### design.v
module convolve #(parameter KERNEL_SIZE = 9,
                  parameter DATA_WIDTH  = 8,
                  parameter KDATA_WIDTH = 8,
                  parameter ACTIVATION  = "RELU")
(
   input  logic                   clk,
   input  logic                   rst,
   input  logic                   en_convolve,
   input  logic [0:KERNEL_SIZE-1] [DATA_WIDTH-1:0] image,
   input  logic [0:KERNEL_SIZE-1][KDATA_WIDTH-1:0] kernel,  
   output logic  [DATA_WIDTH-1:0] feature_map,
   output logic                   feature_out
);
function [DATA_WIDTH-1:0] activation;
   input [DATA_WIDTH+KDATA_WIDTH+$clog2(KERNEL_SIZE)-1:0] weighted_inputs;
   begin
      case(ACTIVATION)
         "RELU": begin
            if (weighted_inputs[DATA_WIDTH+KDATA_WIDTH+$clog2(KERNEL_SIZE)-1]) activation = 0;  
            else activation = weighted_inputs[DATA_WIDTH+KDATA_WIDTH-2-1:KDATA_WIDTH-2];      
         end
         "SIGNUM": begin
            if (weighted_inputs[DATA_WIDTH+KDATA_WIDTH+$clog2(KERNEL_SIZE)-1]) activation = 0;  
            else activation = {DATA_WIDTH{1'b1}};
         end
         default: activation = 'h0;
      endcase
   end
endfunction
function [KDATA_WIDTH-1:0] twos_compl;
   input [KDATA_WIDTH-1:0] kernel;
   twos_compl = (~kernel) + 1;
endfunction
logic en_convolve_q;
logic [0:KERNEL_SIZE-1][DATA_WIDTH+KDATA_WIDTH-1:0] feat_mult_c;
logic [0:KERNEL_SIZE-1][DATA_WIDTH+KDATA_WIDTH-1:0] feat_mult_q;
logic [DATA_WIDTH+KDATA_WIDTH+$clog2(KERNEL_SIZE)-1:0] feature_map_c;
logic [0:KERNEL_SIZE-1][KDATA_WIDTH-1:0] kernel_abs;
always_comb begin
   for (int i=0;i<KERNEL_SIZE; i=i+1) begin
      kernel_abs[i] = kernel[i][KDATA_WIDTH-1] ? twos_compl(kernel[i]) : kernel[i];  
   end
end
always_comb begin
   feat_mult_c = 'h0;
   for (int i=0; i<KERNEL_SIZE; i=i+1) begin
      feat_mult_c[i][DATA_WIDTH+KDATA_WIDTH-1]     = kernel[i][KDATA_WIDTH-1];                 
      feat_mult_c[i][DATA_WIDTH+KDATA_WIDTH-2:0]   = image[i]*kernel_abs[i][KDATA_WIDTH-2:0];  
   end
end
always_comb begin
   feature_map_c = 'h0;
   for (int i=0; i<KERNEL_SIZE; i=i+1) begin
      feature_map_c = feat_mult_q[i][DATA_WIDTH+KDATA_WIDTH-1] ? feature_map_c - feat_mult_q[i][DATA_WIDTH+KDATA_WIDTH-2:0]:  
                                                                 feature_map_c + feat_mult_q[i][DATA_WIDTH+KDATA_WIDTH-2:0];   
   end
end
always_ff@(posedge clk) begin
   en_convolve_q <= en_convolve;
end
always_ff@(posedge clk, negedge rst) begin
   if (~rst) begin
      feat_mult_q <= 'h0;
      feature_map <= 'h0;
      feature_out <= 1'b0;
   end
   else begin
      if (en_convolve) begin
         feat_mult_q <= feat_mult_c;
      end
      if (en_convolve_q) begin
         feature_map <= activation(feature_map_c);  
         feature_out <= 1'b1;
      end else begin
         feature_map <= 'h0;
         feature_out <= 1'b0;
      end
   end
end
endmodule
module conv_layer # (parameter KERNEL_SIZE = 3,
                     parameter IMGCOL      = 8,
                     parameter IMGROW      = 8,
                     parameter DATA_WIDTH  = 8,
                     parameter KDATA_WIDTH = 8,
                     parameter ACTIVATION  = "RELU")
(
   input  logic                   clk,
   input  logic                   rst,
   input  logic [0:IMGROW-1][0:IMGCOL-1][DATA_WIDTH-1:0]  image,
   input  logic [0:KERNEL_SIZE-1][0:KERNEL_SIZE-1][KDATA_WIDTH-1:0] kernel,   
   output logic [0:IMGROW-KERNEL_SIZE][0:IMGCOL-KERNEL_SIZE][DATA_WIDTH-1:0]  conv_out,
   output logic                   layer_done_out
);
localparam PAD_SIZE = (KERNEL_SIZE-1)/2;
logic [0:KERNEL_SIZE*KERNEL_SIZE-1][DATA_WIDTH-1:0]  img_window;
logic [0:KERNEL_SIZE*KERNEL_SIZE-1][KDATA_WIDTH-1:0] ker_window;
logic [$clog2(IMGCOL)-1:0] col;
logic [$clog2(IMGROW+1)-1:0] row;
logic [$clog2(IMGCOL-KERNEL_SIZE):0] out_col;
logic [$clog2(IMGROW-KERNEL_SIZE):0] out_row;
logic en_convolve, layer_conv_done, feature_out;
logic [DATA_WIDTH-1:0]  activated_feature;
always_ff@(posedge clk or negedge rst) begin
   if (~rst) begin
      row <= 'h0;
      col <= 'h0;
      layer_conv_done <= 1'b0;
   end
   else begin
      if (row == IMGROW) begin
         row <= 'h0;
         col <= 'h0;
         layer_conv_done <= 1'b1;
      end else if (col==IMGCOL-1) begin
         row <= row+'h1;
         col <= 'h0;
      end else begin
         col <= col+'h1;
         layer_conv_done <= 1'b0;
      end
   end
end
assign layer_done_out = layer_conv_done;
always_comb begin
   for (int i=0; i<KERNEL_SIZE; i=i+1) begin  
      for (int j=0; j<KERNEL_SIZE; j=j+1) begin   
         ker_window[i*KERNEL_SIZE+j] = kernel[i][j];
      end
   end
end
always_ff@(posedge clk or negedge rst) begin
   if (~rst) begin
      img_window  <= 'h0;
      en_convolve <= 1'b0;
   end else begin
      if (row>PAD_SIZE-1 && row<IMGROW-PAD_SIZE &&   
          col>PAD_SIZE-1 && col<IMGCOL-PAD_SIZE)    
      begin
         en_convolve <= 1'b1;
         for (int i=0; i<KERNEL_SIZE; i=i+1) begin  
            for (int j=0; j<KERNEL_SIZE; j=j+1) begin   
               img_window[i*KERNEL_SIZE+j] <= image[row-PAD_SIZE+i][col-PAD_SIZE+j];
            end
         end
      end else begin
         en_convolve <= 1'b0;
         img_window  <= 'h0;
      end
   end
end
convolve #(
   .KERNEL_SIZE (KERNEL_SIZE*KERNEL_SIZE),
   .DATA_WIDTH  (DATA_WIDTH),
   .KDATA_WIDTH (KDATA_WIDTH),
   .ACTIVATION  (ACTIVATION)
) u_convolve (
   .clk          (clk),
   .rst          (rst),
   .en_convolve  (en_convolve),
   .image        (img_window),
   .kernel       (ker_window),
   .feature_map  (activated_feature),
   .feature_out  (feature_out)
);
always_ff@(posedge clk or negedge rst) begin
   if (~rst) begin
      out_row <= 'h0;
      out_col <= 'h0;
   end
   else if (feature_out || layer_conv_done) begin
      if (out_row == IMGROW-KERNEL_SIZE+1 || layer_conv_done) begin
         out_row <= 'h0;
         out_col <= 'h0;
      end else if (out_col==IMGCOL-KERNEL_SIZE) begin
         out_row <= out_row+'h1;
         out_col <= 'h0;
      end else begin
         out_col <= out_col+'h1;
      end
   end
end
always_ff@(posedge clk or negedge rst) begin
   if (~rst) begin
      conv_out <= 'h0;
   end else if (out_row <= IMGROW-KERNEL_SIZE && out_col <= IMGCOL-KERNEL_SIZE) begin
      conv_out[out_row][out_col] <= activated_feature;
   end
end
endmodule
module conv_top (
   input  logic         clk,
   input  logic         rst,
   input  logic [511:0] image,
   input  logic [71:0]  kernel,
   output logic [287:0] conv_out,
   output logic         layer_done_out
);
logic [0:7][0:7][7:0] image_a;
logic [0:2][0:2][7:0] kernel_a;
logic [0:5][0:5][7:0] conv_out_a;
always_comb begin
   for (int r=0; r<8; r++)
      for (int c=0; c<8; c++)
         image_a[r][c] = image[(r*8+c)*8 +: 8];
   for (int i=0; i<3; i++)
      for (int j=0; j<3; j++)
         kernel_a[i][j] = kernel[(i*3+j)*8 +: 8];
   for (int r=0; r<6; r++)
      for (int c=0; c<6; c++)
         conv_out[(r*6+c)*8 +: 8] = conv_out_a[r][c];
end
conv_layer #(
   .KERNEL_SIZE (3),
   .IMGCOL      (8),
   .IMGROW      (8),
   .DATA_WIDTH  (8),
   .KDATA_WIDTH (8),
   .ACTIVATION  ("RELU")
) u_conv_layer (
   .clk            (clk),
   .rst            (rst),
   .image          (image_a),
   .kernel         (kernel_a),
   .conv_out       (conv_out_a),
   .layer_done_out (layer_done_out)
);
endmodule
### run.sh
#!/bin/bash
# the make line also repeats each setting of config.mk as NAME=value (left out here)
make -C /OpenROAD-flow-scripts/flow DESIGN_CONFIG=/design/flow/config.mk WORK_HOME=/design/flow/orfs CLKGATE_MAP_FILE= finish
### config.mk
export PLATFORM = sky130hd
export DESIGN_NAME = conv_top
export DESIGN_NICKNAME = conv_top
export VERILOG_FILES = /design/flow/design.v
export SDC_FILE = /design/flow/constraint.sdc
export NUM_CORES = 4
export LEC_CHECK = 0
export CAP_MARGIN = 20
export CELL_PAD_IN_SITES_DETAIL_PLACEMENT = 0
export CORE_ASPECT_RATIO = 1.29
export CORE_MARGIN = 2
export CORE_UTILIZATION = 58
export CTS_CLUSTER_SIZE = 59
export GPL_ROUTABILITY_DRIVEN = 1
export MAX_ROUTING_LAYER = met5
export PLACE_DENSITY_LB_ADDON = 0.05
export SETUP_SLACK_MARGIN = 0.27
export SLEW_MARGIN = 20
export TNS_END_PERCENT = 85
### constraint.sdc
create_clock -name core_clock -period 5.84 [get_ports {clk}]
set_input_delay 1.1680 -clock core_clock [delete_from_list [all_inputs] [get_ports {clk}]]
set_output_delay 1.1680 -clock core_clock [all_outputs]
set_load 0.01 [all_outputs]
==> results of run 1 <==
[layer usage]
layer  track usage  vias up  share of wire
met1         0.527    29213           0.34
met5             0        -        0.00068
met4         0.280       26          0.084
li1              -    25283              -
met2         0.719     3729           0.45
met3         0.160     1204           0.13
[repair_timing]
action	CTS	global route
setup endpoints to repair	336	350
resized	123	485
pin swaps	95	319
hold endpoints to repair	0	0
buffers inserted	52	78
cloned	2	2
[area by class of cell]
type	instances	area, um^2
fillers	6373	21100
clock buffers	77	1710
clock inverters	28	397
well taps	1370	1710
inverters	499	1880
flip-flops and latches	531	13300
multi-input cells	4924	47600
repair buffers	1880	16900
diodes	30	75.1
[through the flow]
stage / setup TNS, ns / cell area, um^2
after floorplan: -37.72 / 61500
after global placement: -106.17 / 77800
after detailed placement: -126.47 / 77800
after CTS: -54.95 / 80900
after global routing: -171.66 / 83500
final: -136.04 / 83600
==> results_dict.tcl, run 1 <==
# implementation run metrics
set metrics [dict create \
    outcome "finished with violations" \
    failed_checks "negative setup slack" \
    ys_sh_mux 0.243 \
    clock_path_buffers 3 \
    top_area_frac 0.217 \
    crit_cells 57 \
    reg2reg_depth 57 \
    drt_wl_total_um 259000 \
    post_drt_wl_per_cell_um 27.7 \
    drt-initial-drc-count 6176 \
    slowest_stage "fa_2" \
    max-slew-margin-rel 0.174 \
    yosys_warnings 3 \
    cp_max_fo 8 \
    critical_path.top_delay_family "AND-OR/OR-AND gates" \
    setup_violations 296 \
    cpPeakStageDelay_ns 0.40 \
    crit_end "u_conv_layer.u_convolve.feature_map[0]$_DFF_PN0_" \
    simple_gate_share 0.129 \
    logic_family "multiplexers" \
    tightest_slew_ns 1.20 \
    r2r_start "u_conv_layer.u_convolve.feat_mult_q[129]$_DFFE_PN0P_" \
    synth_nets 7618 \
    xor_share 0.0670 \
    r2r_slack_ns -4.12 \
    worstPathArrival_ns 10.49 \
    grt_overflow 0 \
    top_area_cell "dfrtp_1" \
    worstReg2RegEnd "u_conv_layer.u_convolve.feature_map[0]$_DFF_PN0_" \
    worst-path-buf-inv 8 \
    synth_cell_types 78 \
    rsz0062_at_grt "yes" \
    final_util 0.798 \
    htree_num_levels 2 \
    endpoint_kind "flop" \
    dp_hpwl_um 193000 \
    fmax_mhz 100 \
    yosys_cells 6222 \
    warnings 77 \
    async_flop_share 0.998 \
    critPathRequiredTime_ns 6.37 \
    io_pins 875 \
    crit_start "u_conv_layer.u_convolve.feat_mult_q[129]$_DFFE_PN0P_" \
    syn_area_per_cell_um2 9.81 \
    place_congestion 1.07 \
    post-route-period-util 1.71 \
    die-width_um 290 \
    synth_seq_share 0.218 \
    edf_count 0 \
    ant_nets 0 \
    cts_buffers 60 \
    drc 0 \
    drv_slew 0 \
    hold_path.class "in -> async" \
    synth_top_flop_cell "dfrtp_1" \
    die.size.y_um 372 \
    crit_path_start_kind "flop" \
    synth_area_mm2 0.0610 \
    synthToLayoutAreaGrowth_pct 37.0 \
    clkTransAtPathRegs_ns 0.06 \
    chipArea_mm2 0.108 \
    clock_sinks 531 \
    cts_hold_buf 0 \
    synthCells 6222 \
    clk-insertion-delay-late_ns 0.71 \
    yosys-stat-area_mm2 0.0610 \
    grt_pass1_wl_um 364000 \
    critPathKind "reg -> reg" \
    crit_top_cell "ha_1" \
    port_buffers 874 \
    ys_sh_aoi 0.0952 \
    period_minus_slack_ns 9.96 \
    cts_tree "done" \
    viasPerCell 6.37 \
    worst_hold_slack_ns 0.484 \
    vias 59455 \
    synthTopCellsByCount "705 x nand2_1, 530 x dfrtp_1, 529 x ha_1" \
    grt_max_degree 155 \
    fp-utilization 0.583 \
    instances_no_fill 9339 \
    grt_pass1_vias 59221 \
    num_rows 135 \
    place_ws_ns -3.97 \
    ys_sh_adder 0.201 \
    fin_nets 9292 \
    grt_usage 0.454 \
    drt_pass1_iterations 6 \
    cts-root-buf "clkbuf_16" \
    top_cell "nand2_1" \
    core-area_mm2 0.105 \
    finalHoldViolations 0 \
    setup_slack_ns -4.12 \
    dp_cells 9069 \
    synthTopCellsByArea "dfrtp_1 22%, mux4_2 11%, ha_1 11%" \
    cap_violations 0 \
    synth-seq-cells 531 \
    antenna_found_initial 35 \
    clock_skew_ns 0.0603 \
]
==> inputs of run 2 (changes only) <==
- ABC_AREA: not set -> 1
- CAP_MARGIN: 20 -> 0
- CORE_ASPECT_RATIO: 1.29 -> 0.63
- CORE_UTILIZATION: 58 -> 68
- CTS_CLUSTER_DIAMETER: not set -> 211
- CTS_CLUSTER_SIZE: 59 -> 15
- GPL_ROUTABILITY_DRIVEN: 1 -> 0
- MAX_ROUTING_LAYER: met5 -> met4
- PLACE_DENSITY_LB_ADDON: 0.05 -> 0.07
- SETUP_SLACK_MARGIN: 0.27 -> 1.54
- clock period: 5.84 -> 5.4 ns (I/O delays scaled with it)
==> results_dict.tcl, run 2 <==
# yosys + openroad results
set metrics [dict create \
    outcome "did not finish" \
    failed_stage "5_1_grt" \
    tool.error "[ERROR GRT-0116] Global routing finished with congestion. Check the congestion regions in the DRC Viewer." \
    ys_sh_aoi 0.177 \
    place_ws_ns -4.64 \
    simple_gate_share 0.260 \
    port_buffers 874 \
    grt_overflow 2959 \
    htree_num_levels 2 \
    synth-seq-cells 531 \
    synth_nets 11254 \
    cts_buffers 41 \
    die.size.y_um 250 \
    top_area_cell "dfrtp_1" \
    dp_hpwl_um 245000 \
    core-area_mm2 0.0956 \
    dp_cells 12552 \
    synthTopCellsByArea "dfrtp_1 20%, nand2_1 15%, ha_1 10%" \
    synthTopCellsByCount "2,581 x nand2_1, 1,496 x inv_1, 936 x o21ai_0" \
    xor_share 0.0495 \
    top_area_frac 0.203 \
    die-width_um 395 \
    async_flop_share 0.998 \
    clock_path_buffers 3 \
    clock_sinks 531 \
    ys_sh_mux 0.00902 \
    yosys_warnings 3 \
    synth_top_flop_cell "dfrtp_1" \
    synth_area_mm2 0.0655 \
    io_pins 875 \
    grt_usage 0.973 \
    yosys_cells 9858 \
    synth_seq_share 0.203 \
    synthCells 9858 \
    top_cell "nand2_1" \
    fp-utilization 0.685 \
    chipArea_mm2 0.0988 \
    edf_count 0 \
    yosys-stat-area_mm2 0.0655 \
    logic_family "simple AND/OR/NAND/NOR gates" \
    synth_cell_types 63 \
    syn_area_per_cell_um2 6.64 \
    num_rows 90 \
    cts-root-buf "clkbuf_16" \
    ys_sh_adder 0.187 \
    placed_area_mm2 0.0828 \
]
==> run 2: metrics by stage <==
stage | utilization
after global placement | 0.866
after CTS | 0.924
after floorplan | -
after detailed placement | 0.866
==> run 2: layer usage <==
layer | track usage | GRT overflow
met5 | - | -
met4 | 0.997 | 740
met3 | 0.892 | 330
met2 | 1.06 | 1565
met1 | 0.943 | 324
==> run 2: repair_timing <==
item / 4_1_cts
hold buffers: 0
setup endpoints to repair: 465
gates cloned: 5
pin swaps: 504
setup buffers: 200
gates resized: 915
==> inputs of run 3 (changes only) <==
- ABC_AREA: 1 -> not set
- CAP_MARGIN: 0 -> 20
- CELL_PAD_IN_SITES_DETAIL_PLACEMENT: 0 -> not set
- CORE_ASPECT_RATIO: 0.63 -> not set
- CORE_UTILIZATION: 68 -> 72
- CTS_CLUSTER_DIAMETER: 211 -> not set
- CTS_CLUSTER_SIZE: 15 -> 32
- GPL_ROUTABILITY_DRIVEN: 0 -> not set
- MAX_ROUTING_LAYER: met4 -> not set
- PLACE_DENSITY_LB_ADDON: 0.07 -> 0.0
- SETUP_SLACK_MARGIN: 1.54 -> 2.28
- TNS_END_PERCENT: 85 -> not set
- clock period: 5.4 -> 7.7 ns (I/O delays scaled with it)
==> results_dict.tcl, run 3 <==
# yosys + openroad results
set metrics [dict create \
    syn_area_per_cell_um2 9.81 \
    num_rows 106 \
    synth-seq-cells 531 \
    yosys_warnings 3 \
    synth_nets 7618 \
    clock_path_buffers 3 \
    top_cell "nand2_1" \
    die.size.y_um 295 \
    synth_area_mm2 0.0610 \
    logic_family "multiplexers" \
    port_buffers 874 \
    chipArea_mm2 0.0871 \
    grt_usage 0.890 \
    synthCells 6222 \
    synth_cell_types 78 \
    ys_sh_aoi 0.0952 \
    die-width_um 295 \
    cts-root-buf "clkbuf_16" \
    outcome "did not finish" \
    place_congestion 1.16 \
    core-area_mm2 0.0838 \
    ys_sh_adder 0.201 \
    edf_count 0 \
    clock_sinks 531 \
    tool.error "[ERROR GRT-0116] Global routing finished with congestion. Check the congestion regions in the DRC Viewer." \
    yosys-stat-area_mm2 0.0610 \
    dp_cells 8351 \
    yosys_cells 6222 \
    synthTopCellsByArea "dfrtp_1 22%, mux4_2 11%, ha_1 11%" \
    dp_hpwl_um 208000 \
    ys_sh_mux 0.243 \
    grt_overflow 1910 \
    top_area_cell "dfrtp_1" \
    cts_buffers 56 \
    failed_stage "5_1_grt" \
    fp-utilization 0.728 \
    htree_num_levels 2 \
    synth_seq_share 0.218 \
    synthTopCellsByCount "705 x nand2_1, 530 x dfrtp_1, 529 x ha_1" \
    async_flop_share 0.998 \
    io_pins 875 \
    synth_top_flop_cell "dfrtp_1" \
    simple_gate_share 0.129 \
    xor_share 0.0670 \
    top_area_frac 0.217 \
]
run 3: per-stage QoR:
stage | setup WS [ns] | area [um^2] | hold slack (ns) | utilization
3_5_place_dp | -2.16 | 74600 | 0.492 | 0.890
2_1_floorplan | -1.39 | 62600 | 0.331 | -
4_1_cts | -2.25 | 78000 | 0.518 | 0.931
3_3_place_gp | -1.77 | 74600 | 0.469 | 0.890
run 3: per-layer routing:
metal	GRT overflow	track usage
met5	38	0.584
met2	865	1.01
met4	518	0.903
met1	248	0.866
met3	241	0.802
run 3: repair_timing:
action,in CTS
hold buffers,0
setup endpoints to repair,423
setup buffers,56
pin swaps,112
gates cloned,1
gates resized,239
==> inputs of run 4 (changes only) <==
- ABC_AREA: not set -> 1
- CAP_MARGIN: 20 -> 5
- CELL_PAD_IN_SITES_DETAIL_PLACEMENT: not set -> 1
- CORE_ASPECT_RATIO: not set -> 0.61
- CORE_UTILIZATION: 72 -> 50
- CTS_CLUSTER_DIAMETER: not set -> 124
- CTS_CLUSTER_SIZE: 32 -> 59
- GPL_ROUTABILITY_DRIVEN: not set -> 1
- GPL_TIMING_DRIVEN: not set -> 0
- MAX_ROUTING_LAYER: not set -> met5
- PLACE_DENSITY_LB_ADDON: 0.0 -> 0.05
- SETUP_SLACK_MARGIN: 2.28 -> not set
- TNS_END_PERCENT: not set -> 80
- clock period: 7.7 -> 5.84 ns (I/O delays scaled with it)
==> results_dict.tcl, run 4 <==
# yosys + openroad results
set metrics [dict create \
    outcome "did not finish" \
    failed_stage "5_1_grt" \
    tool.error "[ERROR GRT-0116] Global routing finished with congestion. Check the congestion regions in the DRC Viewer." \
    synthTopCellsByCount "2,581 x nand2_1, 1,496 x inv_1, 936 x o21ai_0" \
    synth_seq_share 0.203 \
    synth_cell_types 63 \
    cts-root-buf "clkbuf_16" \
    synthTopCellsByArea "dfrtp_1 20%, nand2_1 15%, ha_1 10%" \
    cts_hold_buf 0 \
    yosys_cells 9858 \
    grt_usage 1.33 \
    die-width_um 467 \
    placed_area_mm2 0.0772 \
    top_area_frac 0.203 \
    ys_sh_adder 0.187 \
    io_pins 875 \
    ys_sh_mux 0.00902 \
    num_rows 103 \
    simple_gate_share 0.260 \
    async_flop_share 0.998 \
    logic_family "simple AND/OR/NAND/NOR gates" \
    die.size.y_um 287 \
    synth_area_mm2 0.0655 \
    edf_count 0 \
    port_buffers 864 \
    ys_sh_aoi 0.177 \
    chipArea_mm2 0.134 \
    dp_cells 12496 \
    clock_path_buffers 3 \
    clock_sinks 531 \
    yosys-stat-area_mm2 0.0655 \
    core-area_mm2 0.130 \
    xor_share 0.0495 \
    dp_hpwl_um 576000 \
    synthCells 9858 \
    htree_num_levels 1 \
    synth_nets 11254 \
    synth_top_flop_cell "dfrtp_1" \
    fp-utilization 0.505 \
    top_area_cell "dfrtp_1" \
    cts_buffers 16 \
    place_congestion 1.50 \
    syn_area_per_cell_um2 6.64 \
    grt_overflow 39420 \
    top_cell "nand2_1" \
    synth-seq-cells 531 \
    yosys_warnings 3 \
]
run 4: metrics by stage:
stage | util | worst slack [ns]
2_1_floorplan | - | -2.87
3_3_place_gp | 0.590 | -19.46
3_5_place_dp | 0.596 | -9.36
4_1_cts | 0.666 | -5.21
run 4: per-layer routing:
| layer | global-route usage | GRT overflow |
|---|---|---|
| met1 | 1.05 | 4482 |
| met3 | 0.978 | 2966 |
| met4 | 1.29 | 4340 |
| met2 | 2.00 | 27408 |
| met5 | 0.818 | 224 |
run 4: what timing repair did:
item,CTS
endpoints found under the hold margin,0
buffers inserted,283
endpoints found under the setup margin,455
gates resized,1463
pin swaps,334
cloned,6
==> inputs of run 5 (changes only) <==
- ABC_AREA: 1 -> not set
- CAP_MARGIN: 5 -> 20
- CELL_PAD_IN_SITES_DETAIL_PLACEMENT: 1 -> not set
- CORE_ASPECT_RATIO: 0.61 -> not set
- CORE_UTILIZATION: 50 -> 40
- CTS_CLUSTER_DIAMETER: 124 -> not set
- CTS_CLUSTER_SIZE: 59 -> not set
- GPL_ROUTABILITY_DRIVEN: 1 -> not set
- GPL_TIMING_DRIVEN: 0 -> not set
- MAX_ROUTING_LAYER: met5 -> not set
- PLACE_DENSITY: not set -> 0.6
- PLACE_DENSITY_LB_ADDON: 0.05 -> not set
- TNS_END_PERCENT: 80 -> not set
- clock period: 5.84 -> 14.2 ns (I/O delays scaled with it)
==> results_dict.tcl, run 5 <==
# implementation run metrics
set metrics [dict create \
    hp-start "u_conv_layer.out_row[3]$_DFFE_PN0P_" \
    yosys-stat-area_mm2 0.0610 \
    design_area_mm2 0.0745 \
    fp-utilization 0.402 \
    crit_top_cell "ha_1" \
    reg2reg_depth 52 \
    logic_family "multiplexers" \
    synthTopCellsByCount "705 x nand2_1, 530 x dfrtp_1, 529 x ha_1" \
    cpPeakStageDelay_ns 0.45 \
    worst_hold_slack_ns 0.477 \
    synth_seq_share 0.218 \
    clock_skew_ns 0.0425 \
    ys_sh_aoi 0.0952 \
    grt_usage 0.281 \
    top_cell "nand2_1" \
    synth_nets 7618 \
    yosys_warnings 3 \
    cts_tree "done" \
    hold_path.class "reg -> reg" \
    rsz0062_at_grt "no" \
    grt_overflow 0 \
    clkTransAtPathRegs_ns 0.06 \
    synth_area_mm2 0.0610 \
    chipArea_mm2 0.156 \
    drv_slew 0 \
    async_flop_share 0.998 \
    r2r_slack_ns 2.84 \
    dp_hpwl_um 182000 \
    max-slew-margin-rel 0.207 \
    slowest_stage "fa_1" \
    cts-root-buf "clkbuf_16" \
    io_pins 875 \
    worst-path-buf-inv 2 \
    drc 0 \
    worstPathArrival_ns 11.88 \
    holdPathEnd "u_conv_layer.out_row[3]$_DFFE_PN0P_" \
    yosys_cells 6222 \
    cts_hold_buf 0 \
    cap_violations 0 \
    grt_pass1_vias 51252 \
    critPathRequiredTime_ns 14.72 \
    tightest_slew_ns 1.16 \
    xor_share 0.0670 \
    num_rows 143 \
    antenna_found_initial 37 \
    viasPerCell 5.60 \
    grt_max_degree 169 \
    cp_max_fo 8 \
    clock_sinks 531 \
    vias 50752 \
    synthToLayoutAreaGrowth_pct 22.1 \
    endpoint_kind "flop" \
    drt-initial-drc-count 3609 \
    fin_nets 8349 \
    synthCells 6222 \
    final_util 0.491 \
    synth-seq-cells 531 \
    port_buffers 874 \
    synthTopCellsByArea "dfrtp_1 22%, mux4_2 11%, ha_1 11%" \
    cts_setup_buffers 0 \
    crit_start "u_conv_layer.u_convolve.feat_mult_q[112]$_DFFE_PN0P_" \
    place_congestion 0.976 \
    setup_tns_ns 0 \
    edf_count 0 \
    top_area_frac 0.217 \
    r2r_start "u_conv_layer.u_convolve.feat_mult_q[112]$_DFFE_PN0P_" \
    post_drt_wl_per_cell_um 24.4 \
    setup_violations 0 \
    core-area_mm2 0.152 \
    synth_cell_types 78 \
    cts_resized 0 \
    cts_buffers 69 \
    post-route-period-util 0.800 \
    crit_path_start_kind "flop" \
    simple_gate_share 0.129 \
    finalHoldViolations 0 \
    die-width_um 395 \
    ant_nets 0 \
    crit_end "u_conv_layer.u_convolve.feature_map[4]$_DFF_PN0_" \
    ys_sh_adder 0.201 \
    outcome "no timing/DRC/antenna violations" \
    critical_path.top_delay_family "AND-OR/OR-AND gates" \
    syn_area_per_cell_um2 9.81 \
    grt_pass1_wl_um 332000 \
    period_minus_slack_ns 11.36 \
    setup_slack_ns 2.84 \
    clock_path_buffers 3 \
    top_area_cell "dfrtp_1" \
    fmax_mhz 88.0 \
    instances_no_fill 9060 \
    holdPathStages 1 \
    synth_top_flop_cell "dfrtp_1" \
    dp_cells 8911 \
    worstReg2RegEnd "u_conv_layer.u_convolve.feature_map[4]$_DFF_PN0_" \
    critPathKind "reg -> reg" \
    htree_num_levels 3 \
    drt_pass1_iterations 6 \
    place_ws_ns 2.98 \
    warnings 52 \
    crit_cells 52 \
    die.size.y_um 395 \
    placed_area_mm2 0.0719 \
    ys_sh_mux 0.243 \
    drt_wl_total_um 221000 \
    clk-insertion-delay-late_ns 0.68 \
]
==> run 5: cell type report <==
| class | count | area [um^2] |
|---|---|---|
| clock inverter | 31 | 591 |
| tap | 2030 | 2540 |
| inverter | 499 | 1880 |
| fill | 14246 | 77200 |
| antenna | 21 | 52.6 |
| timing repair buffer | 928 | 9190 |
| clock buffer | 96 | 1960 |
| multi-input combinational | 4924 | 45000 |
| sequential | 531 | 13300 |
==> run 5: routing by layer <==
layer  part of all wire  global-route usage
met5            0.00031                   0
met4              0.057               0.140
met3              0.056              0.0443
met2               0.48               0.467
met1               0.41               0.354
==> inputs of run 6 (changes only) <==
- CORE_UTILIZATION: 40 -> 68
- CTS_CLUSTER_DIAMETER: not set -> 357
- CTS_CLUSTER_SIZE: not set -> 100
- SETUP_SLACK_MARGIN: not set -> -0.38
- TNS_END_PERCENT: not set -> 10
- clock period: 14.2 -> 5.88 ns (I/O delays scaled with it)
==> results_dict.tcl, run 6 <==
# yosys + openroad results
set metrics [dict create \
    outcome "did not finish" \
    failed_stage "5_1_grt" \
    io_pins 875 \
    async_flop_share 0.998 \
    top_cell "nand2_1" \
    synthTopCellsByArea "dfrtp_1 22%, mux4_2 11%, ha_1 11%" \
    synth_seq_share 0.218 \
    ys_sh_adder 0.201 \
    yosys_cells 6222 \
    top_area_frac 0.217 \
    simple_gate_share 0.129 \
    synth-seq-cells 531 \
    die-width_um 304 \
    synth_area_mm2 0.0610 \
    yosys-stat-area_mm2 0.0610 \
    placed_area_mm2 0.0779 \
    edf_count 0 \
    synthTopCellsByCount "705 x nand2_1, 530 x dfrtp_1, 529 x ha_1" \
    logic_family "multiplexers" \
    die.size.y_um 304 \
    num_rows 109 \
    port_buffers 874 \
    core-area_mm2 0.0886 \
    ys_sh_aoi 0.0952 \
    yosys_warnings 3 \
    synth_cell_types 78 \
    synth_nets 7618 \
    htree_num_levels 1 \
    top_area_cell "dfrtp_1" \
    cts-root-buf "clkbuf_16" \
    cts_buffers 9 \
    dp_hpwl_um 209000 \
    clock_path_buffers 3 \
    fp-utilization 0.688 \
    cts_hold_buf 0 \
    syn_area_per_cell_um2 9.81 \
    chipArea_mm2 0.0922 \
    synth_top_flop_cell "dfrtp_1" \
    xor_share 0.0670 \
    synthCells 6222 \
    place_ws_ns -4.12 \
    ys_sh_mux 0.243 \
    place_congestion 1.17 \
    clock_sinks 531 \
]
[run 6: what timing repair did]
action	CTS
endpoints found under the setup margin	294
resized	72
endpoints found under the hold margin	0
pin swaps	71
setup buffers	18
[run 6: per-stage QoR]
stage / std cells / setup TNS (ns) / utilization
after CTS: 8986 / -75.42 / 0.887
after detailed placement: 8958 / -255.51 / 0.879
after global placement: 8958 / -105.02 / 0.879
after floorplan: 6222 / -93.95 / -
==> inputs of run 7 (changes only) <==
- CORE_ASPECT_RATIO: not set -> 1.36
- CORE_UTILIZATION: 68 -> 72
- CTS_CLUSTER_DIAMETER: 357 -> 230
- HOLD_SLACK_MARGIN: not set -> -0.08
- MAX_ROUTING_LAYER: not set -> met4
- PLACE_DENSITY: 0.6 -> 0.35
- SETUP_SLACK_MARGIN: -0.38 -> 1.74
- TNS_END_PERCENT: 10 -> 5
- clock period: 5.88 -> 5.96 ns (I/O delays scaled with it)
==> results_dict.tcl, run 7 <==
# yosys + openroad results
set metrics [dict create \
    yosys_warnings 3 \
    synthTopCellsByArea "dfrtp_1 22%, mux4_2 11%, ha_1 11%" \
    chipArea_mm2 0.0871 \
    logic_family "multiplexers" \
    place_ws_ns -4.27 \
    die.size.y_um 344 \
    yosys_cells 6222 \
    core-area_mm2 0.0841 \
    synth-seq-cells 531 \
    ys_sh_mux 0.243 \
    place_congestion 1.25 \
    top_cell "nand2_1" \
    dp_hpwl_um 211000 \
    async_flop_share 0.998 \
    port_buffers 874 \
    synth_cell_types 78 \
    failed_stage "5_1_grt" \
    synth_top_flop_cell "dfrtp_1" \
    xor_share 0.0670 \
    cts_buffers 9 \
    outcome "did not finish" \
    synthCells 6222 \
    edf_count 0 \
    synth_area_mm2 0.0610 \
    synthTopCellsByCount "705 x nand2_1, 530 x dfrtp_1, 529 x ha_1" \
    top_area_cell "dfrtp_1" \
    yosys-stat-area_mm2 0.0610 \
    syn_area_per_cell_um2 9.81 \
    synth_seq_share 0.218 \
    ys_sh_aoi 0.0952 \
    die-width_um 254 \
    clock_sinks 531 \
    fp-utilization 0.726 \
    io_pins 875 \
    grt_overflow 1529 \
    ys_sh_adder 0.201 \
    htree_num_levels 1 \
    clock_path_buffers 3 \
    simple_gate_share 0.129 \
    top_area_frac 0.217 \
    cts-root-buf "clkbuf_16" \
    synth_nets 7618 \
    tool.error "[ERROR GRT-0116] Global routing finished with congestion. Check the congestion regions in the DRC Viewer." \
    grt_usage 0.894 \
    num_rows 124 \
]
-- run 7: through the flow --
step | util | instances | setup TNS (ns) | cell area [um^2]
3_5_place_dp | 0.917 | 8789 | -149.95 | 77100
4_1_cts | 0.946 | 8848 | -99.59 | 79600
3_3_place_gp | 0.917 | 8789 | -45.87 | 77100
2_1_floorplan | - | 6222 | -27.93 | 61600
-- run 7: repair_timing --
action | in CTS
resized | 420
endpoints found under the hold margin | 0
gates cloned | 1
buffers inserted | 45
endpoints found under the setup margin | 467
hold buffers | 0
pin swaps | 265
-- run 7: metal layers --
layer | GRT usage | overflow
met1 | 0.844 | 55
met2 | 1.03 | 948
met3 | 0.763 | 106
met4 | 0.934 | 420
met5 | - | -
==> inputs of run 8 (changes only) <==
- CELL_PAD_IN_SITES_DETAIL_PLACEMENT: not set -> 0
- CORE_ASPECT_RATIO: 1.36 -> 0.63
- CORE_UTILIZATION: 72 -> 70
- CTS_CLUSTER_DIAMETER: 230 -> not set
- CTS_CLUSTER_SIZE: 100 -> 59
- GPL_ROUTABILITY_DRIVEN: not set -> 1
- HOLD_SLACK_MARGIN: -0.08 -> not set
- MAX_ROUTING_LAYER: met4 -> met5
- PLACE_DENSITY: 0.35 -> not set
- PLACE_DENSITY_LB_ADDON: not set -> 0.01
- SETUP_SLACK_MARGIN: 1.74 -> 2.43
- clock period: 5.96 -> 8.55 ns (I/O delays scaled with it)
==> results_dict.tcl, run 8 <==
# yosys + openroad results
set metrics [dict create \
    outcome "did not finish" \
    failed_stage "5_1_grt" \
    tool.error "[ERROR GRT-0116] Global routing finished with congestion. Check the congestion regions in the DRC Viewer." \
    synth_seq_share 0.218 \
    syn_area_per_cell_um2 9.81 \
    top_cell "nand2_1" \
    cts_hold_buf 0 \
    io_pins 875 \
    yosys-stat-area_mm2 0.0610 \
    synth_cell_types 78 \
    synthCells 6222 \
    place_ws_ns -1.82 \
    xor_share 0.0670 \
    grt_overflow 1974 \
    fp-utilization 0.710 \
    clock_path_buffers 3 \
    die-width_um 376 \
    yosys_cells 6222 \
    simple_gate_share 0.129 \
    place_congestion 1.13 \
    ys_sh_adder 0.201 \
    chipArea_mm2 0.0896 \
    synthTopCellsByCount "705 x nand2_1, 530 x dfrtp_1, 529 x ha_1" \
    cts_buffers 50 \
    edf_count 0 \
    synth_top_flop_cell "dfrtp_1" \
    core-area_mm2 0.0859 \
    port_buffers 874 \
    top_area_cell "dfrtp_1" \
    yosys_warnings 3 \
    die.size.y_um 238 \
    dp_hpwl_um 204000 \
    synthTopCellsByArea "dfrtp_1 22%, mux4_2 11%, ha_1 11%" \
    ys_sh_aoi 0.0952 \
    dp_cells 8332 \
    htree_num_levels 2 \
    synth_nets 7618 \
    num_rows 85 \
    synth_area_mm2 0.0610 \
    async_flop_share 0.998 \
    grt_usage 0.893 \
    ys_sh_mux 0.243 \
    top_area_frac 0.217 \
    cts-root-buf "clkbuf_16" \
    logic_family "multiplexers" \
    clock_sinks 531 \
    synth-seq-cells 531 \
]
-- run 8: stage by stage --
step / instance area [um^2] / setup TNS, ns / hold WS, ns
after CTS: 78300 / -12.53 / 0.508
after detailed placement: 73500 / -14.40 / 0.490
after global placement: 73500 / -8.95 / 0.472
after floorplan: 61400 / -4.35 / 0.331
-- run 8: per-layer routing --
layer,GRT overflow,global-route usage
met5,7,0.678
met3,110,0.808
met1,94,0.860
met2,1174,1.03
met4,589,0.870
-- run 8: timing repair --
action,in CTS
endpoints found under the setup margin,393
resized,599
cloned,1
setup buffers,59
pin swaps,241
==> inputs of run 9 (changes only) <==
- CORE_ASPECT_RATIO: 0.63 -> 1.29
- CORE_UTILIZATION: 70 -> 61
- PLACE_DENSITY_LB_ADDON: 0.01 -> not set
- SETUP_SLACK_MARGIN: 2.43 -> 0.27
- clock period: 8.55 -> 5.84 ns (I/O delays scaled with it)
==> results_dict.tcl, run 9 <==
# yosys + openroad results
set metrics [dict create \
    die.size.y_um 363 \
    chipArea_mm2 0.103 \
    syn_area_per_cell_um2 9.81 \
    synth_nets 7618 \
    synth-seq-cells 531 \
    num_rows 131 \
    yosys-stat-area_mm2 0.0610 \
    simple_gate_share 0.129 \
    clock_path_buffers 3 \
    synth_area_mm2 0.0610 \
    fp-utilization 0.616 \
    outcome "did not finish" \
    place_ws_ns -4.09 \
    logic_family "multiplexers" \
    core-area_mm2 0.0990 \
    synthTopCellsByCount "705 x nand2_1, 530 x dfrtp_1, 529 x ha_1" \
    ys_sh_aoi 0.0952 \
    die-width_um 282 \
    clock_sinks 531 \
    synthTopCellsByArea "dfrtp_1 22%, mux4_2 11%, ha_1 11%" \
    ys_sh_mux 0.243 \
    synthCells 6222 \
    tool.error "[ERROR GRT-0116] Global routing finished with congestion. Check the congestion regions in the DRC Viewer." \
    cts-root-buf "clkbuf_16" \
    grt_overflow 9 \
    place_congestion 1.08 \
    async_flop_share 0.998 \
    grt_usage 0.648 \
    ys_sh_adder 0.201 \
    top_area_cell "dfrtp_1" \
    top_cell "nand2_1" \
    yosys_warnings 3 \
    failed_stage "5_1_grt" \
    synth_top_flop_cell "dfrtp_1" \
    dp_cells 9093 \
    top_area_frac 0.217 \
    placed_area_mm2 0.0782 \
    synth_cell_types 78 \
    xor_share 0.0670 \
    cts_buffers 59 \
    edf_count 0 \
    htree_num_levels 2 \
    dp_hpwl_um 209000 \
    io_pins 875 \
    synth_seq_share 0.218 \
    port_buffers 874 \
    yosys_cells 6222 \
]
==> run 9: metal layers <==
layer	GRT overflow	GRT usage
met4	8	0.596
met3	0	0.439
met5	1	0.157
met2	0	0.859
met1	0	0.666
==> run 9: per-stage QoR <==
| stage | TNS, ns | utilization |
|---|---|---|
| global placement | -95.96 | 0.790 |
| detailed placement | -199.03 | 0.790 |
| floorplan | -43.17 | - |
| CTS | -116.83 | 0.828 |
==> run 9: timing repair <==
action                                  CTS
cloned                                    4
hold buffers                              0
setup buffers                            38
gates resized                           234
pin swaps                               148
endpoints found under the setup margin  341
==> inputs of run 10 (changes only) <==
- ABC_AREA: not set -> 1
- CELL_PAD_IN_SITES_DETAIL_PLACEMENT: 0 -> not set
- CELL_PAD_IN_SITES_GLOBAL_PLACEMENT: not set -> 3
- CORE_ASPECT_RATIO: 1.29 -> 0.5
- CORE_UTILIZATION: 61 -> 42
- CTS_CLUSTER_DIAMETER: not set -> 344
- CTS_CLUSTER_SIZE: 59 -> 100
- GPL_ROUTABILITY_DRIVEN: 1 -> not set
- MAX_ROUTING_LAYER: met5 -> not set
- PLACE_DENSITY: not set -> 0.74
- SETUP_SLACK_MARGIN: 0.27 -> -1.05
- TNS_END_PERCENT: 5 -> 30
- clock period: 5.84 -> 11.0 ns (I/O delays scaled with it)
==> results_dict.tcl, run 10 <==
# yosys + openroad results
set metrics [dict create \
    ys_sh_aoi 0.177 \
    outcome "did not finish" \
    ys_sh_mux 0.00902 \
    synth_cell_types 63 \
    synthTopCellsByArea "dfrtp_1 20%, nand2_1 15%, ha_1 10%" \
    die.size.y_um 283 \
    top_area_cell "dfrtp_1" \
    top_area_frac 0.203 \
    async_flop_share 0.998 \
    synth_seq_share 0.203 \
    ys_sh_adder 0.187 \
    failed_stage "3_1_place_gp_skip_io" \
    fp-utilization 0.423 \
    edf_count 0 \
    top_cell "nand2_1" \
    yosys_warnings 3 \
    logic_family "simple AND/OR/NAND/NOR gates" \
    simple_gate_share 0.260 \
    synthCells 9858 \
    yosys_cells 9858 \
    synth-seq-cells 531 \
    synth_nets 11254 \
    synth_top_flop_cell "dfrtp_1" \
    num_rows 102 \
    die-width_um 562 \
    xor_share 0.0495 \
    yosys-stat-area_mm2 0.0655 \
    synth_area_mm2 0.0655 \
    core-area_mm2 0.155 \
    chipArea_mm2 0.159 \
    syn_area_per_cell_um2 6.64 \
    tool.error "[ERROR GPL-0301] Utilization 100.731 % exceeds 100%." \
    synthTopCellsByCount "2,581 x nand2_1, 1,496 x inv_1, 936 x o21ai_0" \
]
==> inputs of run 11 (changes only) <==
- CELL_PAD_IN_SITES_GLOBAL_PLACEMENT: 3 -> not set
- CORE_ASPECT_RATIO: 0.5 -> not set
- CORE_UTILIZATION: 42 -> 56
- CTS_CLUSTER_DIAMETER: 344 -> not set
- CTS_CLUSTER_SIZE: 100 -> 98
- HOLD_SLACK_MARGIN: not set -> -0.09
- PLACE_DENSITY: 0.74 -> not set
- PLACE_DENSITY_LB_ADDON: not set -> 0.02
- SETUP_SLACK_MARGIN: -1.05 -> 0.55
- TNS_END_PERCENT: 30 -> not set
- clock period: 11.0 -> 10.3 ns (I/O delays scaled with it)
==> results_dict.tcl, run 11 <==
# implementation run metrics
set metrics [dict create \
    outcome "no timing/DRC/antenna violations" \
    yosys_warnings 3 \
    clkTransAtPathRegs_ns 0.06 \
    vias 73983 \
    synthTopCellsByArea "dfrtp_1 20%, nand2_1 15%, ha_1 10%" \
    synthTopCellsByCount "2,581 x nand2_1, 1,496 x inv_1, 936 x o21ai_0" \
    cap_violations 0 \
    setup_tns_ns 0 \
    drt_wl_total_um 287000 \
    fp-utilization 0.564 \
    period_minus_slack_ns 9.64 \
    dp_hpwl_um 226000 \
    final-comb-area_mm2 0.0455 \
    chipArea_mm2 0.120 \
    ant_nets 0 \
    antenna_found_initial 89 \
    ys_sh_adder 0.187 \
    die.size.y_um 346 \
    cpPeakStageDelay_ns 0.40 \
    viasPerCell 6.10 \
    htree_num_levels 2 \
    synth_area_mm2 0.0655 \
    core-area_mm2 0.116 \
    slowest_stage "o41ai_2" \
    synth_seq_share 0.203 \
    placed_area_mm2 0.0752 \
    yosys_cells 9858 \
    instances_no_fill 12125 \
    worst-path-buf-inv 5 \
    drv_slew 0 \
    top_area_cell "dfrtp_1" \
    synthCells 9858 \
    place_ws_ns -0.0666 \
    crit_top_cell "a21oi_2" \
    synthToLayoutAreaGrowth_pct 20.2 \
    worstPathArrival_ns 10.19 \
    fin_nets 11882 \
    rsz0062_at_grt "yes" \
    setup_slack_ns 0.656 \
    cts-root-buf "clkbuf_16" \
    io_pins 875 \
    num_rows 125 \
    hold_path.class "reg -> reg" \
    synth-seq-cells 531 \
    grt_usage 0.461 \
    crit_cells 54 \
    holdPathEnd "u_conv_layer.conv_out[169]$_DFFE_PN0P_" \
    critPathKind "reg -> reg" \
    crit_end "u_conv_layer.u_convolve.feature_map[0]$_DFF_PN0_" \
    holdPathStages 2 \
    port_buffers 874 \
    critical_path.top_delay_family "adder cells" \
    ys_sh_aoi 0.177 \
    r2r_start "u_conv_layer.u_convolve.feat_mult_q[129]$_DFFE_PN0P_" \
    cts_tree "done" \
    async_flop_share 0.998 \
    logic_family "simple AND/OR/NAND/NOR gates" \
    clk-insertion-delay-late_ns 0.68 \
    final-seq-area_mm2 0.0133 \
    clock_sinks 531 \
    critPathRequiredTime_ns 10.85 \
    synth_cell_types 63 \
    die-width_um 346 \
    tightest_slew_ns 1.29 \
    drc 0 \
    crit_start "u_conv_layer.u_convolve.feat_mult_q[129]$_DFFE_PN0P_" \
    r2r_slack_ns 0.66 \
    post_drt_wl_per_cell_um 23.7 \
    top_cell "nand2_1" \
    dp_cells 11885 \
    place_congestion 1.07 \
    synth_nets 11254 \
    ys_sh_mux 0.00902 \
    endpoint_kind "flop" \
    worstReg2RegEnd "u_conv_layer.u_convolve.feature_map[0]$_DFF_PN0_" \
    post-route-period-util 0.936 \
    clock_path_buffers 3 \
    top_area_frac 0.203 \
    cp_max_fo 8 \
    warnings 65 \
    fmax_mhz 104 \
    hp-start "u_conv_layer.conv_out[169]$_DFFE_PN0P_" \
    crit_path_start_kind "flop" \
    clock_skew_ns 0.0564 \
    grt_pass1_vias 69671 \
    drt-initial-drc-count 10198 \
    max-slew-margin-rel 0.140 \
    cts_buffers 57 \
    edf_count 0 \
    worst_hold_slack_ns 0.482 \
    synth_top_flop_cell "dfrtp_1" \
    cts_hold_buf 0 \
    nFillCells 9807 \
    grt_overflow 0 \
    simple_gate_share 0.260 \
    grt_pass1_wl_um 422000 \
    yosys-stat-area_mm2 0.0655 \
    reg2reg_depth 54 \
    drt_pass1_iterations 7 \
    xor_share 0.0495 \
    design_area_mm2 0.0787 \
    finalHoldViolations 0 \
    syn_area_per_cell_um2 6.64 \
    setup_violations 0 \
    grt_max_degree 203 \
]
-- run 11: per-stage QoR --
stage           util
2_1_floorplan      -
3_3_place_gp   0.648
3_5_place_dp   0.648
4_1_cts        0.668
5_1_grt        0.678
6_report       0.678
-- run 11: cell type report --
cell class                 instances  share of cell area
inverter                        1526              0.0731
multi-input combinational       7334               0.579
antenna                           70             0.00223
clock buffer                      73              0.0200
sequential                       531               0.169
tap                             1524              0.0242
timing repair buffer            1036               0.127
clock inverter                    31             0.00544
-- run 11: metal layers --
metal | wire length, um | part of all wire | track usage | vias to the layer above
li1 | - | - | - | 33427
met1 | 105000 | 0.37 | 0.573 | 34694
met2 | 120000 | 0.42 | 0.684 | 4733
met3 | 38000 | 0.13 | 0.146 | 1099
met4 | 23100 | 0.080 | 0.312 | 30
met5 | 255 | 0.00089 | 0 | -
-- run 11: timing repair --
| item | CTS | global route |
|---|---|---|
| pin swaps | 30 | 119 |
| resized | 41 | 172 |
| setup endpoints to repair | 8 | 8 |
| buffers inserted | 22 | 43 |
==> inputs of run 12 (changes only) <==
- ABC_AREA: 1 -> not set
- CORE_UTILIZATION: 56 -> 58
- CTS_CLUSTER_SIZE: 98 -> not set
- HOLD_SLACK_MARGIN: -0.09 -> not set
- PLACE_DENSITY_LB_ADDON: 0.02 -> not set
- SETUP_SLACK_MARGIN: 0.55 -> not set
- clock period: 10.3 -> 6.19 ns (I/O delays scaled with it)
==> results_dict.tcl, run 12 <==
# implementation run metrics
set metrics [dict create \
    design_area_mm2 0.0809 \
    place_congestion 1.10 \
    reg2reg_depth 56 \
    setup_slack_ns -3.53 \
    drv_slew 0 \
    io_pins 875 \
    endpoint_kind "flop" \
    post_drt_wl_per_cell_um 26.8 \
    ant_nets 0 \
    chipArea_mm2 0.108 \
    num_rows 118 \
    top_cell "nand2_1" \
    top_area_frac 0.217 \
    hold_path.class "reg -> reg" \
    synthTopCellsByArea "dfrtp_1 22%, mux4_2 11%, ha_1 11%" \
    fmax_mhz 103 \
    logic_family "multiplexers" \
    htree_num_levels 2 \
    synth_cell_types 78 \
    core-area_mm2 0.104 \
    critical_path.top_delay_family "adder cells" \
    drc 0 \
    top_area_cell "dfrtp_1" \
    edf_count 0 \
    clock_path_buffers 3 \
    synthCells 6222 \
    r2r_start "u_conv_layer.u_convolve.feat_mult_q[113]$_DFFE_PN0P_" \
    grt_usage 0.445 \
    worstReg2RegEnd "u_conv_layer.u_convolve.feature_map[0]$_DFF_PN0_" \
    clk-insertion-delay-late_ns 0.69 \
    worstPathArrival_ns 10.22 \
    critPathKind "reg -> reg" \
    failed_checks "negative setup slack" \
    finalHoldViolations 0 \
    setup_tns_ns -58.06 \
    fp-utilization 0.587 \
    die-width_um 328 \
    clock_sinks 531 \
    crit_start "u_conv_layer.u_convolve.feat_mult_q[113]$_DFFE_PN0P_" \
    viasPerCell 6.25 \
    ys_sh_adder 0.201 \
    worst_hold_slack_ns 0.487 \
    cts_hold_buf 0 \
    cts_buffers 56 \
    vias 57813 \
    crit_path_start_kind "flop" \
    clock_skew_ns 0.0748 \
    yosys_warnings 3 \
    async_flop_share 0.998 \
    crit_cells 56 \
    rsz0062_at_grt "yes" \
    syn_area_per_cell_um2 9.81 \
    synth_nets 7618 \
    drt_wl_total_um 248000 \
    grt_pass1_vias 58847 \
    synthTopCellsByCount "705 x nand2_1, 530 x dfrtp_1, 529 x ha_1" \
    holdPathStages 0 \
    critPathRequiredTime_ns 6.69 \
    worst-path-buf-inv 6 \
    port_buffers 874 \
    synth-seq-cells 531 \
    placed_area_mm2 0.0771 \
    grt_pass1_wl_um 360000 \
    drt-initial-drc-count 5891 \
    cap_violations 0 \
    die.size.y_um 328 \
    ys_sh_mux 0.243 \
    warnings 66 \
    cp_max_fo 8 \
    tightest_slew_ns 1.24 \
    ys_sh_aoi 0.0952 \
    synth_seq_share 0.218 \
    nFillCells 6908 \
    synth_area_mm2 0.0610 \
    drt_pass1_iterations 8 \
    r2r_slack_ns -3.53 \
    yosys-stat-area_mm2 0.0610 \
    holdPathEnd "u_conv_layer.u_convolve.feature_out$_DFF_PN0_" \
    hp-start "u_conv_layer.u_convolve.en_convolve_q$_DFF_P_" \
    xor_share 0.0670 \
    fin_nets 9172 \
    antenna_found_initial 57 \
    max-slew-margin-rel 0.168 \
    synth_top_flop_cell "dfrtp_1" \
    slowest_stage "fa_2" \
    period_minus_slack_ns 9.72 \
    yosys_cells 6222 \
    cts_tree "done" \
    simple_gate_share 0.129 \
    outcome "finished with violations" \
    cpPeakStageDelay_ns 0.54 \
    crit_end "u_conv_layer.u_convolve.feature_map[0]$_DFF_PN0_" \
    grt_overflow 0 \
    final_util 0.778 \
    synthToLayoutAreaGrowth_pct 32.5 \
    grt_max_degree 157 \
    clkTransAtPathRegs_ns 0.06 \
    post-route-period-util 1.57 \
    setup_violations 160 \
    dp_hpwl_um 194000 \
    cts-root-buf "clkbuf_16" \
]
## run 12: through the flow
| step | setup WS [ns] | instances |
|---|---|---|
| after CTS | -3.38 | 9172 |
| final | -3.53 | 9245 |
| after global placement | -3.34 | 9036 |
| after global routing | -4.04 | 9230 |
| after floorplan | -2.90 | 6222 |
| after detailed placement | -3.56 | 9036 |
## run 12: repair_timing
item | in CTS | in global routing
gates cloned | 1 | 1
setup endpoints to repair | 296 | 265
resized | 85 | 153
buffers inserted | 30 | 31
pin swaps | 97 | 114
## run 12: layout make-up
class	count	area, um^2	share of cell area
Multi-Input combinational cell	4924	46200	0.571
Antenna cell	42	105	0.00130
Clock inverter	32	473	0.00585
Inverter	499	1880	0.0232
Tap cell	1380	1730	0.0213
Timing Repair Buffer	1764	15700	0.194
Clock buffer	73	1550	0.0191
Sequential cell	531	13300	0.164
## run 12: per-layer routing
layer  part of all wire  global-route usage  wire [um]
met2               0.44               0.686     110000
met4              0.070               0.239      17200
met1               0.35               0.528      87700
met3               0.13               0.189      32700
met5            0.00091                   0        226
==> inputs of run 13 (changes only) <==
- CAP_MARGIN: 20 -> 5
- CORE_ASPECT_RATIO: not set -> 1.35
- CORE_UTILIZATION: 58 -> 72
- CTS_CLUSTER_DIAMETER: not set -> 363
- CTS_CLUSTER_SIZE: not set -> 97
- PLACE_DENSITY: not set -> 0.38
- SETUP_SLACK_MARGIN: not set -> 1.57
- TNS_END_PERCENT: not set -> 10
- clock period: 6.19 -> 5.31 ns (I/O delays scaled with it)
==> results_dict.tcl, run 13 <==
# yosys + openroad results
set metrics [dict create \
    logic_family "multiplexers" \
    grt_overflow 2361 \
    synthTopCellsByCount "705 x nand2_1, 530 x dfrtp_1, 529 x ha_1" \
    fp-utilization 0.723 \
    ys_sh_adder 0.201 \
    cts_hold_buf 0 \
    yosys-stat-area_mm2 0.0610 \
    place_congestion 1.22 \
    outcome "did not finish" \
    clock_sinks 531 \
    cts-root-buf "clkbuf_16" \
    chipArea_mm2 0.0871 \
    synth_seq_share 0.218 \
    synth-seq-cells 531 \
    top_cell "nand2_1" \
    core-area_mm2 0.0844 \
    yosys_warnings 3 \
    failed_stage "5_1_grt" \
    grt_usage 0.926 \
    edf_count 0 \
    top_area_frac 0.217 \
    ys_sh_aoi 0.0952 \
    simple_gate_share 0.129 \
    xor_share 0.0670 \
    io_pins 875 \
    clock_path_buffers 3 \
    synth_top_flop_cell "dfrtp_1" \
    tool.error "[ERROR GRT-0116] Global routing finished with congestion. Check the congestion regions in the DRC Viewer." \
    syn_area_per_cell_um2 9.81 \
    synth_cell_types 78 \
    ys_sh_mux 0.243 \
    placed_area_mm2 0.0784 \
    die.size.y_um 342 \
    synth_nets 7618 \
    dp_hpwl_um 216000 \
    async_flop_share 0.998 \
    num_rows 124 \
    die-width_um 255 \
    cts_buffers 9 \
    yosys_cells 6222 \
    synth_area_mm2 0.0610 \
    top_area_cell "dfrtp_1" \
    port_buffers 874 \
    htree_num_levels 1 \
    synthTopCellsByArea "dfrtp_1 22%, mux4_2 11%, ha_1 11%" \
    synthCells 6222 \
]
==> run 13: timing repair <==
item / in CTS
pin swaps: 165
setup endpoints to repair: 476
gates resized: 391
buffers inserted: 43
cloned: 3
==> run 13: metrics by stage <==
stage | instances | hold WS (ns) | util | setup WS (ns)
3_3_place_gp | 8930 | 0.476 | 0.929 | -4.14
2_1_floorplan | 6222 | 0.331 | - | -3.78
3_5_place_dp | 8930 | 0.492 | 0.929 | -4.83
4_1_cts | 8987 | 0.447 | 0.957 | -4.55
==> run 13: metal layers <==
metal	overflow	global-route usage
met5	17	0.589
met4	620	0.988
met3	165	0.817
met2	1442	1.06
met1	117	0.882
==> inputs of run 14 (changes only) <==
- CAP_MARGIN: 5 -> 20
- CORE_ASPECT_RATIO: 1.35 -> not set
- CORE_UTILIZATION: 72 -> 40
- CTS_CLUSTER_DIAMETER: 363 -> not set
- CTS_CLUSTER_SIZE: 97 -> not set
- PLACE_DENSITY: 0.38 -> 0.6
- SETUP_SLACK_MARGIN: 1.57 -> -0.1
- TNS_END_PERCENT: 10 -> not set
- clock period: 5.31 -> 10.4 ns (I/O delays scaled with it)
==> results_dict.tcl, run 14 <==
# implementation run metrics
set metrics [dict create \
    outcome "no timing/DRC/antenna violations" \
    yosys_warnings 3 \
    clk-insertion-delay-late_ns 0.70 \
    critical_path.top_delay_family "AND-OR/OR-AND gates" \
    fp-utilization 0.402 \
    post-route-period-util 0.959 \
    top_cell "nand2_1" \
    critPathRequiredTime_ns 10.98 \
    crit_cells 52 \
    fmax_mhz 100 \
    ys_sh_mux 0.243 \
    chipArea_mm2 0.156 \
    place_congestion 0.991 \
    r2r_slack_ns 0.42 \
    fin_nets 8480 \
    clock_skew_ns 0.0533 \
    num_rows 143 \
    synth_top_flop_cell "dfrtp_1" \
    synthTopCellsByArea "dfrtp_1 22%, mux4_2 11%, ha_1 11%" \
    die.size.y_um 395 \
    setup_violations 0 \
    dp_cells 9036 \
    drt-initial-drc-count 3578 \
    drc 0 \
    io_pins 875 \
    setup_tns_ns 0 \
    worst_hold_slack_ns 0.489 \
    crit_start "u_conv_layer.u_convolve.feat_mult_q[112]$_DFFE_PN0P_" \
    reg2reg_depth 52 \
    holdPathStages 1 \
    cts_tree "done" \
    hp-start "u_conv_layer.conv_out[196]$_DFFE_PN0P_" \
    die-width_um 395 \
    yosys-stat-area_mm2 0.0610 \
    synth_seq_share 0.218 \
    drv_slew 0 \
    port_buffers 874 \
    endpoint_kind "flop" \
    synth_area_mm2 0.0610 \
    ys_sh_adder 0.201 \
    grt_max_degree 162 \
    worstReg2RegEnd "u_conv_layer.u_convolve.feature_map[4]$_DFF_PN0_" \
    cts_buffers 61 \
    grt_overflow 0 \
    grt_usage 0.278 \
    finalHoldViolations 0 \
    cpPeakStageDelay_ns 0.53 \
    cap_violations 0 \
    yosys_cells 6222 \
    top_area_cell "dfrtp_1" \
    hold_path.class "reg -> reg" \
    viasPerCell 5.59 \
    critPathKind "reg -> reg" \
    cts-root-buf "clkbuf_16" \
    async_flop_share 0.998 \
    cp_max_fo 8 \
    clock_sinks 531 \
    crit_path_start_kind "flop" \
    synthToLayoutAreaGrowth_pct 23.7 \
    r2r_start "u_conv_layer.u_convolve.feat_mult_q[112]$_DFFE_PN0P_" \
    clkTransAtPathRegs_ns 0.06 \
    xor_share 0.0670 \
    syn_area_per_cell_um2 9.81 \
    instances_no_fill 9191 \
    grt_pass1_vias 51639 \
    max-slew-margin-rel 0.0976 \
    drt_wl_total_um 221000 \
    synth_nets 7618 \
    post_drt_wl_per_cell_um 24.1 \
    vias 51359 \
    slowest_stage "fa_1" \
    top_area_frac 0.217 \
    clock_path_buffers 3 \
    crit_top_cell "ha_1" \
    synth_cell_types 78 \
    htree_num_levels 2 \
    core-area_mm2 0.152 \
    period_minus_slack_ns 9.98 \
    antenna_found_initial 52 \
    nFillCells 14283 \
    final-comb-area_mm2 0.0454 \
    simple_gate_share 0.129 \
    dp_hpwl_um 183000 \
    tightest_slew_ns 1.34 \
    worst-path-buf-inv 7 \
    holdPathEnd "u_conv_layer.conv_out[196]$_DFFE_PN0P_" \
    edf_count 0 \
    ant_nets 0 \
    warnings 57 \
    synth-seq-cells 531 \
    worstPathArrival_ns 10.55 \
    synthCells 6222 \
    synthTopCellsByCount "705 x nand2_1, 530 x dfrtp_1, 529 x ha_1" \
    drt_pass1_iterations 6 \
    crit_end "u_conv_layer.u_convolve.feature_map[4]$_DFF_PN0_" \
    grt_pass1_wl_um 331000 \
    cts_hold_buf 0 \
    final-seq-area_mm2 0.0133 \
    logic_family "multiplexers" \
    ys_sh_aoi 0.0952 \
]
==> run 14: cell type report <==
| class | instances | share of cell area |
|---|---|---|
| antenna | 29 | 0.000961 |
| clock buffer | 85 | 0.0227 |
| clock inverter | 26 | 0.00408 |
| inverter | 499 | 0.0249 |
| multi-input combinational | 4924 | 0.602 |
| sequential | 531 | 0.176 |
| tap | 2030 | 0.0336 |
| timing repair buffer | 1067 | 0.136 |
==> run 14: through the flow <==
step / area (um^2) / setup slack [ns] / utilization
4_1_cts: 74900 / -0.0732 / 0.494
3_5_place_dp: 72900 / -0.445 / 0.480
5_1_grt: 75500 / -0.194 / 0.497
2_1_floorplan: 61000 / 0.335 / -
3_3_place_gp: 72800 / -0.180 / 0.480
6_report: 75500 / 0.424 / 0.497
==> run 14: timing repair <==
item | CTS | global route
setup buffers | 0 | 15
pin swaps | 2 | 59
resized | 12 | 101
setup endpoints to repair | 8 | 8
==> run 14: per-layer routing <==
layer | GRT usage | routed length (um)
met5 | 0 | 102
met4 | 0.133 | 12100
met1 | 0.345 | 89800
met3 | 0.0478 | 13300
met2 | 0.470 | 106000
